build 4:
==> flow/design.v (excerpt) <==
module QAM(clk, rst, en, Din, IFout);
input clk, rst, en;
input Din;
output reg signed [17:0] IFout;
wire [1:0] spc_out;
wire [1:0] sm_i;
wire [1:0] sm_q;
wire [1:0] lf_i;
wire [1:0] lf_q;
wire [1:0] usi_i;
wire [1:0] usi_q;
wire signed [17:0] srrc_i;
wire signed [17:0] srrc_q;
wire en0;
wire en1;
wire en2;
wire en3;
reg sm_ctrl;
reg [3:0] usi_ctrl;
reg [1:0] mix_cnt;
reg sync_i0, sync_i1, sync_q0, sync_q1;
reg ce2;
always @(posedge clk or posedge rst) begin
	if (rst) begin
	    ce2 <= 1'd0;
	end
	else begin
		ce2 <= ~ce2;
	end
end
assign en0 = en & ce2;
always @(posedge clk or posedge rst) begin
	if (rst) begin
	    sync_i0 <= 1'd0;
	    sync_q0 <= 1'd0; 
	end
	else begin
		sync_i0 <= sm_i[1];
		sync_q0 <= sm_q[1];
	end
end
always @(posedge clk or posedge rst) begin
	if (rst) begin
	    sync_i1 <= 1'd0;
	    sync_q1 <= 1'd0;
	end
	else begin
		sync_i1 <= sync_i0;
		sync_q1 <= sync_q0;
	end
end
always @(posedge clk or posedge rst) begin
	if (rst) begin
	    sm_ctrl <= 1'd0;
	end
	else if (ce2) begin
		sm_ctrl <= ~sm_ctrl;
	end
end
assign en1 = (sm_ctrl & ce2) ? 1'd1 : 1'd0;
always @(posedge clk or posedge rst) begin
	if (rst) begin
	    usi_ctrl <= 1'd0;
	end
	else if(en) begin
		if(usi_ctrl == 4'd8) usi_ctrl <= usi_ctrl;
		else usi_ctrl <= usi_ctrl + 4'd1;
	end
end
assign en2 = (usi_ctrl == 4'd8) ? 1'd1 : 1'd0;
assign en3 = 1'd1;
assign lf_i = {sync_i1, 1'd1};
assign lf_q = {sync_q1, 1'd1};
SPC u_SPC(.clk(clk),
	      .rst(rst),
	      .en(en0),
	      .Din(Din),
	      .OUT(spc_out)
	      );
SM u_SM(.clk(clk),
	    .rst(rst),
	    .en(en1),
	    .Din(spc_out),
	    .I(sm_i),
	    .Q(sm_q)
	    );
USI u_USI_i(.clk(clk),
	        .rst(rst),
	        .en(en2),
	        .lf_in(lf_i),
	        .hf_out(usi_i)
	        );
USI u_USI_q(.clk(clk),
	        .rst(rst),
	        .en(en2),
	        .lf_in(lf_q),
	        .hf_out(usi_q)
	        );
SRRC u_SRRC_i(.clk(clk),
	          .rst(rst),
	          .en(en3),
	          .Din(usi_i),
	          .Dout(srrc_i)
	          );
SRRC u_SRRC_q(.clk(clk),
	          .rst(rst),
	          .en(en3),
	          .Din(usi_q),
	          .Dout(srrc_q)
	          );
always @(posedge clk or posedge rst) begin
	if (rst) begin
	    mix_cnt <= 2'd0;
	end
	else if(en) begin
  ...
make LEC_CHECK=0 CAP_MARGIN=20 CORE_MARGIN=2 CORE_UTILIZATION=40 CTS_CLUSTER_DIAMETER=170 GPL_TIMING_DRIVEN=0 SLEW_MARGIN=20 finish   # period 5.0 ns
run.sh (not shown) runs the stock make flow with config.mk's settings and CLKGATE_MAP_FILE=.
Input-level comparison between build 9 and build 4:
- CORE_UTILIZATION now 66, was 40
- GPL_TIMING_DRIVEN no longer set, was 0
- CTS_CLUSTER_DIAMETER no longer set, was 170
- the clock period (ns, I/O delays scaled along) now 3.37, was 5.0
--- outcome ---
Build 9 finished all stages; however, its layout fails the closing checks, the failures being negative setup slack. The faster design of the two is build 9; build 4 tops out lower. | total number of vias | lower: build 4 |. What build 9 reported for routed wire length has to be multiplied by 0.72 to get the figure for build 4. Build 9 vs build 4: actual transition at the worst max-transition pin down in build 9. Summary of the comparison: routed wire length on met3 is higher in build 9, relative to build 4. In the tables for build 9 and build 4, vertical die dimension reads higher with build 4. Number of core rows (build 9 over build 4): decrease, 34. Area used by multi-input combinational logic in build 9 is 13% higher than in build 4. The wire length of the first global-routing pass number comes out higher for build 9 vs build 4.
#### Input delta (build 69 over build 9)
- changing CORE_UTILIZATION from 66 to 65
- changing the clock period (ns, I/O delays scaled along) from 3.37 to 4.66
Sort build 9 and build 69 by core utilization, ascending, and build 69 comes first.
Route | build 69 vs build 9 | wire shorter in build 69
Across build 9 and build 69, a clean result was obtained everywhere but in build 9.
The inputs of build 15 differ from those of build 69 as listed below.
- CORE_UTILIZATION changed from 65 to 72
- PLACE_DENSITY_LB_ADDON newly set to 0.24
- the clock period (ns, I/O delays scaled along) changed from 4.66 to 3.84
Notes after the runs:
- Every stage of build 15 finished as expected; the final checks, on the other hand, flagged negative setup slack, which means the layout fails.
- The run showing the smaller global-route wire length before repair is build 69.
- On build 15: via count is about 8% higher than what build 69 gave.
Inputs modified between build 15 and build 62:
- an added CTS_CLUSTER_SIZE of 14
- a change of PLACE_DENSITY_LB_ADDON from 0.24 to 0.25
- a change of the clock period (ns, I/O delays scaled along) from 3.84 to 3.37
Taking build 15 as the reference, in build 62 number of synthesized register bits ~0 delta; die size was more or less identical; worst slack at placement went down 0.47 ns. Build 62: GRT-0116 in 5_1_grt -> run aborted.
[inputs] build 73 vs build 62
- an added CTS_CLUSTER_DIAMETER of 90
- a deleted CTS_CLUSTER_SIZE that had been 14
- a deleted PLACE_DENSITY_LB_ADDON that had been 0.25
- a change of the clock period (ns, I/O delays scaled along) from 3.37 to 2.52
- Taking build 62 over build 73, the half-perimeter wire length of the detailed placement result ratio works out to 0.916.
- From build 73 to build 62, area of the placeable core did not move at all.
- As far as core utilization before placement goes, build 62 and build 73 are indistinguishable; the numbers are identical.
- From build 62 to build 73, count of buffers from port buffering did not move at all.
- The worst slack at placement in build 73 was lower than what build 62 gave.
- The final RePlAce weighted congestion number comes out higher for build 62 vs build 73.
- On synthesized netlist cell count, build 73 and build 62 are neck and neck.
- Die area across build 73 and build 62: no real change.
- Build 73 never completed, since it errored out during 4_1_cts.
